// udp_ipv4_tx
module udp_ipv4_tx (
    input  wire             ap_clk,
    input  wire             ap_rst_n,
    input  wire  [31:0]     my_ip_addr,
    input  wire   [7:0]     ip_protocol,
    input  wire             s_axis_tx_meta_tvalid,
    output wire             s_axis_tx_meta_tready,
    input  wire [255:0]     s_axis_tx_meta_tdata,
    input  wire             s_axis_tx_data_tvalid,
    output wire             s_axis_tx_data_tready,
    input  wire  [63:0]     s_axis_tx_data_tdata,
    input  wire   [7:0]     s_axis_tx_data_tkeep,
    input  wire             s_axis_tx_data_tlast,
    output wire             m_axis_tx_data_tvalid,
    input  wire             m_axis_tx_data_tready,
    output wire   [63:0]    m_axis_tx_data_tdata,
    output wire    [7:0]    m_axis_tx_data_tkeep,
    output wire             m_axis_tx_data_tlast,
    output wire   [31:0]    datagrams_transmitted
);
==> flow/config.mk <==
export PLATFORM = sky130hd
export DESIGN_NAME = udp_ipv4_tx
export DESIGN_NICKNAME = udp_ipv4_tx
export VERILOG_FILES = /design/flow/design.v
export SDC_FILE = /design/flow/constraint.sdc
export NUM_CORES = 4
export LEC_CHECK = 0
export CAP_MARGIN = 20
export CELL_PAD_IN_SITES_DETAIL_PLACEMENT = 1
export CORE_ASPECT_RATIO = 0.57
export CORE_MARGIN = 7
export CORE_UTILIZATION = 47
export CTS_CLUSTER_DIAMETER = 350
export GPL_TIMING_DRIVEN = 0
export PLACE_DENSITY_LB_ADDON = 0.25
export SETUP_SLACK_MARGIN = 0.44
export SLEW_MARGIN = 20
export TNS_END_PERCENT = 15
==> flow/constraint.sdc <==
create_clock -name core_clock -period 5.0 [get_ports {ap_clk}]
set_input_delay 1.0000 -clock core_clock [delete_from_list [all_inputs] [get_ports {ap_clk}]]
set_output_delay 1.0000 -clock core_clock [all_outputs]
set_load 0.01 [all_outputs]
run.sh (not shown) runs the stock make flow with config.mk's settings and CLKGATE_MAP_FILE=.
Rerun with:
Settings changed: ABC_AREA from default to 1, CELL_PAD_IN_SITES_DETAIL_PLACEMENT 1 to default, CORE_ASPECT_RATIO 0.57 to default, CORE_MARGIN 7 to 2, CORE_UTILIZATION 47 to 56, CTS_CLUSTER_DIAMETER 350 to default, GPL_TIMING_DRIVEN 0 to default, PLACE_DENSITY from default to 0.38, PLACE_DENSITY_LB_ADDON 0.25 to default, SETUP_SLACK_MARGIN 0.44 to default, TNS_END_PERCENT 15 to default.
Clock period 5.0 ns to 3.07 ns, I/O delays scaled along.
The new run passed the timing, design-rule and antenna checks.
Critical path depth increases by 2.
Total power grows by 73%.
Wire length fell by 30%.
Clock-buffer cell count grows by 7.
Cell area rises by 0.77%.
Final cell count decreases by 1.1%.
Area after synthesis came out lower by 0.55%.
Worst hold slack got worse by 0.012 ns.
Non-clock buffer count is lower by 146.
Setup slack got worse by 0.40 ns.
Rerun with:
Settings changed: ABC_AREA 1 to default, CORE_UTILIZATION 56 to 29, PLACE_DENSITY 0.38 to 0.6.
Clock period 3.07 ns to 6.19 ns, I/O delays scaled along.
After rerunning: Critical path depth falls by 3. Die size rises by 92%. Worst hold slack improves by 0.0040 ns. Synthesized area rises by about 0.56%. Setup slack improves by 1.5 ns. Cell area rises by about 0.6%. Total power falls by 52%.
Rerun with:
Settings changed: CORE_UTILIZATION 29 to 40, SETUP_SLACK_MARGIN from default to 0.44.
Clock period 6.19 ns to 4.33 ns, I/O delays scaled along.
Effect: The changed run completed with no timing, DRC or antenna violations; die area fell by 27%; setup slack gets worse by 0.95 ns; wire length fell by 2.1%; sequential share of layout area rose by 0.21 points; cell count fell by 7.0%; hold slack is about the same; global-route usage rose by 6.0 points; design area fell by 0.49%; power rose by 42%; critical path depth fell by 1; count of clock-buffer cells in the layout rose by 3.


## v46
Starting RTL as in the previous note.
clock: 2.53 ns
lec_check: 0
abc_area: 1
cap_margin: 40
core_margin: 2
core_utilization: 69
cts_cluster_diameter: 316
cts_cluster_size: 17
hold_slack_margin: 0.29
setup_slack_margin: -0.14
slew_margin: 20
From the logs: v46 reached the end of the flow and failed the layout checks with setup timing.
Inputs modified between v46 and v6:
Settings: HOLD_SLACK_MARGIN removed (was 0.29); CTS_CLUSTER_DIAMETER removed (was 316); SETUP_SLACK_MARGIN changed from -0.14 to -0.1; CTS_CLUSTER_SIZE removed (was 17); CAP_MARGIN changed from 40 to 20; CORE_UTILIZATION changed from 69 to 72; ABC_AREA removed (was 1); the clock period (ns, I/O delays scaled along) changed from 2.53 to 1.17.
==> results <==
v6 terminated abnormally: 4_1_cts reported DPL-0038. v46 has higher die width than v6. Between v46 and v6, floorplan-stage core utilization is lower for v46, v6 comes in above that. Between v46 and v6, fraction of the yosys area taken by sequential cells is higher for v46, v6 comes in under that. v6 vs v46 — chip area from the yosys synthesis statistics climbed slightly.
Setup changes, v6 to v5
Settings: SETUP_SLACK_MARGIN changed from -0.1 to -0.23; CTS_CLUSTER_SIZE newly set to 50; PLACE_DENSITY newly set to 0.6; the clock period (ns, I/O delays scaled along) changed from 1.17 to 3.34.
## What came out
- In v5 the implementation ran to completion but is not tape-out ready, as the final checks report setup timing.
- v5 vs. v6: synthesized cell count neither gained nor lost much; placed wire-length estimate after detailed placement went down by about 12%; chip area estimate from yosys synthesis shows no meaningful change; final estimated routing congestion in global placement shrank by about 10%; unique cell type count in the Yosys netlist closely matched the old numbers.
Inputs modified between v5 and v19:
Settings: CORE_UTILIZATION: 72 -> 40; CTS_CLUSTER_SIZE: 50 -> unset; SETUP_SLACK_MARGIN: -0.23 -> unset; the clock period (ns, I/O delays scaled along): 3.34 -> 5.0.
Results
v19: PASS, flow complete, no timing, DRC or antenna violations
Internal power contribution (v19 / v5): 0.71
Relative to v5, total buffers and inverters traversed by the critical path decreased by 1 in v19.
Going from v5 to v19, cell count grew by 349, non-clock buffer count decreased 57, final critical path time including I/O delays and setup rose by 0.74 ns, net switching power of the design went down.
On clock network fraction of total power: between v19 and v5, it ends up lower for v5.
v19 ends up with lower total setup violations reported at the end of the flow than v5 does.
Run comparison: v5 launching instance or port of the critical path udp_tx_i.store_header[36]$_DFFE_PP_; v19 launching instance or port of the critical path tx_ipv4_i.state[2]$_SDFF_PN0_
Relative to v5, count of clock buffers in the final design has increased by 19 in v19.
Here is what was changed in the inputs of v13 compared with v19.
Settings: PLACE_DENSITY removed (was 0.6); CORE_UTILIZATION changed from 40 to 47; PLACE_DENSITY_LB_ADDON newly set to 0.25; CELL_PAD_IN_SITES_DETAIL_PLACEMENT newly set to 2; GPL_TIMING_DRIVEN newly set to 0; CTS_CLUSTER_DIAMETER newly set to 350.
## What came out
Comparing v19 against v13, there is no change at all in synthesized instance count. On number of standard-cell rows in the floorplan: between v19 and v13, it ends up higher for v19. Last weighted congestion value of the routability-driven placer | v13 above v19. v13: it failed with a tool error in 3_5_place_dp, so there are no final results. v13 has x dimension of the die below what v19 had. Looking at area of the chip, v13 sits below v19. Re fraction of synthesis flops using an asynchronous set or reset pin: no difference whatsoever between v19 and v13. Between v19 and v13, the flow reports chip height decreasing by a little under 10%. Number of distinct library cells after synthesis came out exactly the same in v19 and v13.
No activity file was given, so power comes from the tool's default toggle rates.
